Design alu, start of the top module:
module alu(
    output[16 - 1:0] data_out,
	 output 							  valid_out,
	 output 							  cmd_out,
	 input [16 - 1:0] data_in,
	 input 							  valid_in,
	 input 							  cmd_in,
	 output 									 amm_read,
	 output[8 - 1:0] amm_address,
	 input [8 - 1:0] amm_readdata,
	 input 									 amm_waitrequest,
	 input[1:0] 							 amm_response,
	 input clk,
	 input rst_n
    );
Size: roughly 1700 cells after synthesis, ~58 I/O pins, about 0.027 mm² of cells after synthesis.
clock: 10.0 ns
lec_check: 0
cap_margin: 40
cell_pad_in_sites_detail_placement: 1
core_aspect_ratio: 1.57
core_margin: 2
core_utilization: 52
hold_slack_margin: 0.03
setup_slack_margin: 0.34
slew_margin: 25
run.sh (not shown) runs the stock make flow with config.mk's settings and CLKGATE_MAP_FILE=.
Rerun with:
Settings changed: ABC_AREA from default to 1, CAP_MARGIN 40 to 20, CELL_PAD_IN_SITES_DETAIL_PLACEMENT 1 to default, CORE_ASPECT_RATIO 1.57 to default, CORE_UTILIZATION 52 to 71, HOLD_SLACK_MARGIN 0.03 to default, PLACE_DENSITY from default to 0.6, SETUP_SLACK_MARGIN 0.34 to default, SLEW_MARGIN 25 to 20.
Clock period 10.0 ns to 3.95 ns, I/O delays scaled along.
=>
- The changed run ran to the end with no violations
- critical path depth fell by 1
- final cell count rose by 29%
- die area fell by 25%
- clock-buffer cell count rose by 1
- worst setup slack gets worse by 3.2 ns
Rerun with:
Settings changed: CORE_UTILIZATION 71 to 72, CTS_CLUSTER_SIZE from default to 10.
- The changed run ran to the end with violations: negative setup slack
- wire length increases by 6.8%
- via count is higher by 3.7%
- first-iteration DRC count came out higher by 37%
- maximum frequency is lower by 1.0%
- sequential power stays flat
- combinational power came out higher by about 3%
Rerun with:
Settings changed: CTS_CLUSTER_SIZE 10 to 99, PLACE_DENSITY 0.6 to 0.38, SETUP_SLACK_MARGIN from default to 0.34, TNS_END_PERCENT from default to 5.
Clock period 3.95 ns to 3.9 ns, I/O delays scaled along.
The new run finished with negative setup slack left; core utilization rises by 0.10 points; non-clock buffer count came out higher by 10; combinational power climbs by about 4%; power went down by 1.1%; sequential share of layout area barely changes; clock-buffer cell count drops by 15; via count is lower by 0.47%; routed wire length came out lower by 0.77%; sequential power went up by about 1%; setup slack gains 0.0038 ns; area after synthesis is unchanged.
Rerun with:
Settings changed: ABC_AREA 1 to default, CELL_PAD_IN_SITES_GLOBAL_PLACEMENT from default to 0, CORE_ASPECT_RATIO from default to 0.5, CTS_CLUSTER_SIZE 99 to 47, GPL_ROUTABILITY_DRIVEN from default to 0, MAX_ROUTING_LAYER from default to met5, PLACE_DENSITY 0.38 to default, PLACE_DENSITY_LB_ADDON from default to 0.0, SETUP_SLACK_MARGIN 0.34 to 0.61, TNS_END_PERCENT 5 to default.
Outcome: The changed run ran to the end with violations: negative setup slack. Routed wire length rose by about a fifth. Cell area rose by a few percent. Core utilization rose by 4.7 points. Synthesized area fell slightly. Register-to-register slack got worse by 1.1 ns. Die size fell slightly. Cell count fell by a quarter to a third. Via count fell by a little under a tenth. Power rose slightly. Global-route usage rose by 2.6 points. Combinational power rose by about a fifth.

---

The RTL this note starts from:
==> flow/design.v <==
module alu(
    output[16 - 1:0] data_out,
	 output 							  valid_out,
	 output 							  cmd_out,
	 input [16 - 1:0] data_in,
	 input 							  valid_in,
	 input 							  cmd_in,
	 output 									 amm_read,
	 output[8 - 1:0] amm_address,
	 input [8 - 1:0] amm_readdata,
	 input 									 amm_waitrequest,
	 input[1:0] 							 amm_response,
	 input clk,
	 input rst_n
    );
	reg[2:0] state;
	reg[5:0] nof_operands; 				 
	reg[3:0] opcode; 						 
	reg[7:0] operand[0:63];				 
	reg error;								 
	reg[11:0] result;						 
	reg[5:0] last_index;					 
	reg[5:0] current_index;				 
	reg[5:0] nof;							 
	reg      first_indirect;			 
	reg[7:0] shiftop1, shiftop2;
	wire[1:0] mod = data_in[9:8];		 
	wire[7:0] operand_dir = data_in[7:0];
	wire[7:0] cur_address = operand[current_index];
	wire      bad_address = (cur_address > 'h0F && cur_address < 'h30) || (cur_address > 'h7F && cur_address < 'hA0);
	wire      payload_beat = valid_in && !cmd_in;
	always @(posedge clk) begin
		if(!rst_n) begin
			state <= 3'd0;
		end
		else begin
		case(state)
			3'd0: begin
						if(cmd_in == 1 && valid_in == 1) begin
							opcode <= data_in[11:8];
							nof_operands <= data_in[5:0];
							nof <= data_in[5:0];
							last_index <= 0;
							current_index <= 0;
							first_indirect <= 0;
							shiftop1 <= 0;
							shiftop2 <= 0;
							error <= 0;
							result <= (data_in[11:8] == 1) ? 12'hFFF : 12'h000;
							state <= 3'd1;
							if(data_in[5:0] == 0) begin
								error <= 1;
								state <= 3'd2;
							end
							if(data_in[5:0] != 1 && (data_in[11:8] == 4 || data_in[11:8] == 5 || data_in[11:8] == 6 || data_in[11:8] == 7)) begin
								error <= 1;
								state <= 3'd2;
							end
							if(data_in[5:0] != 2 && (data_in[11:8] == 8 || data_in[11:8] == 9))
								error <= 1;
						end
			end
			3'd1: begin
						if(payload_beat) begin
							if(mod == 2'b00) begin
								case(opcode)
									0: result <= result + operand_dir;
									1: result <= result & operand_dir;
									2:  result <= result | operand_dir;
									3: result <= result ^ operand_dir;
									4: result <= ~{4'b0, operand_dir};
									5: result <= operand_dir + 12'd1;
									6: result <= operand_dir - 12'd1;
									7: result <= ~{4'b0, operand_dir} + 12'd1;
									8, 9: begin
										if(nof == nof_operands) shiftop1 <= operand_dir;
										else shiftop2 <= operand_dir;
									end
									default: ;
								endcase
							end
							if(mod == 2'b01) begin
								operand[last_index] <= operand_dir;
								last_index <= last_index + 1;
								if(nof == nof_operands) first_indirect <= 1;
							end
							nof <= nof - 1;
							if(nof == 1) begin
								if(error || (last_index == 0 && mod != 2'b01))
									state <= 3'd2;
								else
									state <= 3'd4;
							end
						end
			end
			3'd4: begin
				if(bad_address) begin
					error <= 1;
					state <= 3'd2;
				end
				else if(amm_waitrequest == 0) begin
					if(amm_response != 2'b00) begin
						error <= 1;
						state <= 3'd2;
					end
					else begin
						current_index <= current_index + 1;
						case(opcode)
							0: result <= result + amm_readdata;
							1: result <= result & amm_readdata;
							2:  result <= result | amm_readdata;
							3: result <= result ^ amm_readdata;
							4: result <= ~{4'b0, amm_readdata};
							5: result <= amm_readdata + 12'd1;
							6: result <= amm_readdata - 12'd1;
							7: result <= ~{4'b0, amm_readdata} + 12'd1;
							8, 9: begin
								if(first_indirect && current_index == 0) shiftop1 <= amm_readdata;
								else shiftop2 <= amm_readdata;
							end
							default: ;
						endcase
						if(current_index + 1 == last_index)
							state <= 3'd2;
					end
				end
			end
			3'd2: state <= 3'd3;
			default: state <= 3'd0;
		endcase
		end
	end
	reg[16 - 1:0]  		reg_data_out;
	reg 							  		reg_valid_out;
	reg 							  		reg_cmd_out;
	reg[11:0]                     final_result;
	always @(*) begin
		final_result = result;
		if(opcode == 4 || opcode == 7)
			final_result = {4'b0, result[7:0]};
		if(opcode == 8)
			final_result = {4'b0, shiftop1} >> shiftop2;
		if(opcode == 9)
			final_result = {4'b0, shiftop1 << shiftop2};
		if(error == 1)
			final_result = 12'hBAD;
		reg_data_out = 0;
		reg_valid_out = 0;
		reg_cmd_out = 0;
		if(state == 3'd2) begin
			reg_data_out[4] = error;
			reg_data_out[3:0] = opcode;
			reg_valid_out = 1;
			reg_cmd_out = 1;
		end
		if(state == 3'd3) begin
			reg_data_out[11:0] = final_result;
			reg_valid_out = 1;
		end
	end
	assign data_out = reg_data_out;
	assign valid_out = reg_valid_out;
	assign cmd_out = reg_cmd_out;
	assign amm_address = cur_address;
	assign amm_read = (state == 3'd4) && !bad_address;
endmodule
export LEC_CHECK = 0
export CAP_MARGIN = 40
export CELL_PAD_IN_SITES_DETAIL_PLACEMENT = 1
export CELL_PAD_IN_SITES_GLOBAL_PLACEMENT = 2
export CORE_ASPECT_RATIO = 1.29
export CORE_MARGIN = 10
export CORE_UTILIZATION = 52
export HOLD_SLACK_MARGIN = 0.29
export MIN_ROUTING_LAYER = met2
export SETUP_SLACK_MARGIN = 0.34
export SLEW_MARGIN = 25
export TNS_END_PERCENT = 25
create_clock -name core_clock -period 10.0 [get_ports {clk}]
Rerun with:
- CAP_MARGIN: 40 -> 20
- CELL_PAD_IN_SITES_DETAIL_PLACEMENT: 1 -> not set
- CELL_PAD_IN_SITES_GLOBAL_PLACEMENT: 2 -> not set
- CORE_ASPECT_RATIO: 1.29 -> not set
- CORE_MARGIN: 10 -> 2
- CORE_UTILIZATION: 52 -> 40
- HOLD_SLACK_MARGIN: 0.29 -> not set
- MIN_ROUTING_LAYER: met2 -> not set
- PLACE_DENSITY: not set -> 0.6
- SETUP_SLACK_MARGIN: 0.34 -> not set
- SLEW_MARGIN: 25 -> 20
- TNS_END_PERCENT: 25 -> not set
- clock period: 10.0 -> 7.02 ns (I/O delays scaled with it)
Design area came out lower by 1.0%.
Via count falls by about 26%.
Routed wire length is lower by about 11%.
Power grows by about 40%.
Global-route usage went down by 17 points.
Rerun with:
- CORE_UTILIZATION: 40 -> 68
- CTS_CLUSTER_SIZE: not set -> 19
- PLACE_DENSITY: 0.6 -> not set
- SETUP_SLACK_MARGIN: not set -> 1.01
- clock period: 7.02 -> 3.9 ns (I/O delays scaled with it)
Effect: This time the run finished with negative setup slack left. Area after synthesis is unchanged. Total power grows by 83%. Sequential power grows by 79%. Clock-buffer cell count shrinks by 5. Synthesized cell count stays the same. Routed wire length grows by 28%. Design area grows by 8.3%. Via count grows by 20%. Cell count shrinks by 4.0%. Combinational power grows to 2.6 times its value. Register-to-register slack gets worse by 1900 ps.
Rerun with:
- CORE_UTILIZATION: 68 -> 63
- CTS_CLUSTER_SIZE: 19 -> not set
- PLACE_DENSITY: not set -> 0.6
- SETUP_SLACK_MARGIN: 1.01 -> not set
What happened: The changed run reached the layout checks and failed them: negative setup slack; cell area falls by about 3.5%; worst setup slack degrades by 22 ps; routed wire length fell by 21%; maximum frequency decreases by 0.53%; count of clock-buffer cells in the layout shrinks by 5; combinational power shrinks by 17%; hold slack loses 15 ps; clock skew climbs by 4.4 ps.

---

Setup of violet:
// alu: RTL as listed in full above, without the edits since
==> flow/config.mk <==
export PLATFORM = sky130hd
export DESIGN_NAME = alu
export DESIGN_NICKNAME = alu
export VERILOG_FILES = /design/flow/design.v
export SDC_FILE = /design/flow/constraint.sdc
export NUM_CORES = 4
export LEC_CHECK = 0
export ABC_AREA = 1
export CAP_MARGIN = 30
export CORE_MARGIN = 2
export CORE_UTILIZATION = 72
export CTS_CLUSTER_DIAMETER = 60
export CTS_CLUSTER_SIZE = 74
export PLACE_DENSITY = 0.64
export SETUP_SLACK_MARGIN = -0.38
export SLEW_MARGIN = 20
==> flow/constraint.sdc <==
create_clock -name core_clock -period 4.7 [get_ports {clk}]
set_input_delay 0.9400 -clock core_clock [delete_from_list [all_inputs] [get_ports {clk}]]
set_output_delay 0.9400 -clock core_clock [all_outputs]
set_load 0.01 [all_outputs]
Finished, but not clean: violet, with setup timing.
The inputs of maple differ from those of violet as listed below.
==> flow/config.mk <==
export PLATFORM = sky130hd
export DESIGN_NAME = alu
export DESIGN_NICKNAME = alu
export VERILOG_FILES = /design/flow/design.v
export SDC_FILE = /design/flow/constraint.sdc
export NUM_CORES = 4
export LEC_CHECK = 0
export CAP_MARGIN = 20
export CORE_MARGIN = 2
export CORE_UTILIZATION = 72
export CTS_CLUSTER_SIZE = 47
export PLACE_DENSITY_LB_ADDON = 0.01
export SLEW_MARGIN = 20
==> flow/constraint.sdc <==
create_clock -name core_clock -period 3.9 [get_ports {clk}]
set_input_delay 0.7800 -clock core_clock [delete_from_list [all_inputs] [get_ports {clk}]]
set_output_delay 0.7800 -clock core_clock [all_outputs]
set_load 0.01 [all_outputs]
--- outcome ---
For violet, the largest family of logic cells by area was simple AND/OR/NAND/NOR gates, unlike maple, where it was multiplexers. The setup slack of maple is smaller than that of violet. In maple the routed via count divided by cell count turned out about 22% higher than in violet. Re routing usage on met3: maple and violet aren't equal, and the higher value belongs to maple. Compared with violet, in maple number of antenna violations at the first check in global routing saw an increase, non-clock buffer count saw an increase. [flow] violet | stages: complete | final checks: fail | reason: setup timing. In maple the implementation completed, yet the final layout does not meet the checks, the culprit being setup timing.
What raven does differently from maple at the input level:
--- a/flow/config.mk
+++ b/flow/config.mk
@@ -8,6 +8,5 @@
 export CAP_MARGIN = 20
 export CORE_MARGIN = 2
-export CORE_UTILIZATION = 72
-export CTS_CLUSTER_SIZE = 47
-export PLACE_DENSITY_LB_ADDON = 0.01
+export CORE_UTILIZATION = 66
+export PLACE_DENSITY = 0.6
 export SLEW_MARGIN = 20
==> flow/constraint.sdc <==
create_clock -name core_clock -period 10.1 [get_ports {clk}]
set_input_delay 2.0200 -clock core_clock [delete_from_list [all_inputs] [get_ports {clk}]]
set_output_delay 2.0200 -clock core_clock [all_outputs]
set_load 0.01 [all_outputs]
Notes after the runs:
- raven: done, clean on timing, DRC and antenna
- Initial antenna violation count down 6 in raven wrt maple
- A highest routing layer actually used of met4 is what raven shows, while met5 belongs to maple.
- Comparing raven and maple, the higher aggregate negative setup slack was measured on raven.
- maple -> raven: total design power decreased by more than half
- maple → raven: number of non-clock buffers in the layout decreased by 205 relative to the old numbers; sequential power fell about 60%; adder-cell share of the synthesized area flat.
Input-level comparison between pepper and raven:
--- a/flow/config.mk
+++ b/flow/config.mk
@@ -8,5 +8,5 @@
 export CAP_MARGIN = 20
 export CORE_MARGIN = 2
-export CORE_UTILIZATION = 66
+export CORE_UTILIZATION = 22
 export PLACE_DENSITY = 0.6
 export SLEW_MARGIN = 20
==> flow/constraint.sdc <==
create_clock -name core_clock -period 7.02 [get_ports {clk}]
set_input_delay 1.4040 -clock core_clock [delete_from_list [all_inputs] [get_ports {clk}]]
set_output_delay 1.4040 -clock core_clock [all_outputs]
set_load 0.01 [all_outputs]
### Flow results
pepper vs. raven: post-layout period usage of the worst path rose by 18 points, total area of multi-input combinational cells stayed essentially flat, combinational share of power stayed essentially flat, total power rose by about 50%.
In the metrics for pepper and raven, the one carrying the higher worst setup slack is raven.
For xenon, these inputs were changed with respect to pepper:
--- a/flow/config.mk
+++ b/flow/config.mk
@@ -6,7 +6,9 @@
 export NUM_CORES = 4
 export LEC_CHECK = 0
+export ABC_AREA = 1
 export CAP_MARGIN = 20
+export CORE_ASPECT_RATIO = 0.91
 export CORE_MARGIN = 2
-export CORE_UTILIZATION = 22
-export PLACE_DENSITY = 0.6
+export CORE_UTILIZATION = 72
+export PLACE_DENSITY = 0.39
 export SLEW_MARGIN = 20
==> flow/constraint.sdc <==
create_clock -name core_clock -period 8.69 [get_ports {clk}]
set_input_delay 1.7380 -clock core_clock [delete_from_list [all_inputs] [get_ports {clk}]]
set_output_delay 1.7380 -clock core_clock [all_outputs]
set_load 0.01 [all_outputs]
Notes after the runs:
- xenon finished every step from synthesis to the final layout, and the layout passed the timing, DRC and antenna checks.
- Compared to pepper, the router laid down more metal wire for xenon.
- Delta (xenon minus pepper): combinational cell power shows a reduction of about 13%, total global routing track utilization shows an increase of 27 points.
- [xenon] worst path setup slack after routing rose 1.08 ns relative to pepper
- Cell with the largest stage delay on the worst path = clkinv_2: xenon; cell with the largest stage delay on the worst path = dfxtp_4: pepper
- pepper ended up with multiplexers as its largest combinational cell category by area; xenon ended up with simple AND/OR/NAND/NOR gates.
Relative to xenon, the following input files were edited for willow:
--- a/flow/config.mk
+++ b/flow/config.mk
@@ -8,7 +8,9 @@
 export ABC_AREA = 1
 export CAP_MARGIN = 20
-export CORE_ASPECT_RATIO = 0.91
 export CORE_MARGIN = 2
 export CORE_UTILIZATION = 72
-export PLACE_DENSITY = 0.39
+export CTS_CLUSTER_SIZE = 99
+export PLACE_DENSITY = 0.6
+export SETUP_SLACK_MARGIN = 0.34
 export SLEW_MARGIN = 20
+export TNS_END_PERCENT = 5
==> flow/constraint.sdc <==
create_clock -name core_clock -period 3.9 [get_ports {clk}]
set_input_delay 0.7800 -clock core_clock [delete_from_list [all_inputs] [get_ports {clk}]]
set_output_delay 0.7800 -clock core_clock [all_outputs]
set_load 0.01 [all_outputs]
Findings:
- willow finished all stages; layout check result: FAIL, due to setup timing.
- willow ends up with a setup slack that is 1.99 ns lower than in xenon.
- Flop share of the area (higher): xenon
- willow — share of power burned in the clock network 0.5 points higher, xenon as reference
- willow ends up with a number of antenna violations at the first check in global routing that is 1 lower than in xenon.
- willow ended with less data arrival time of the critical path than xenon.
- willow vs xenon — cell area power density climbed by more than 100%
Power figures rest on the tool's default switching activity, not on a simulated workload.
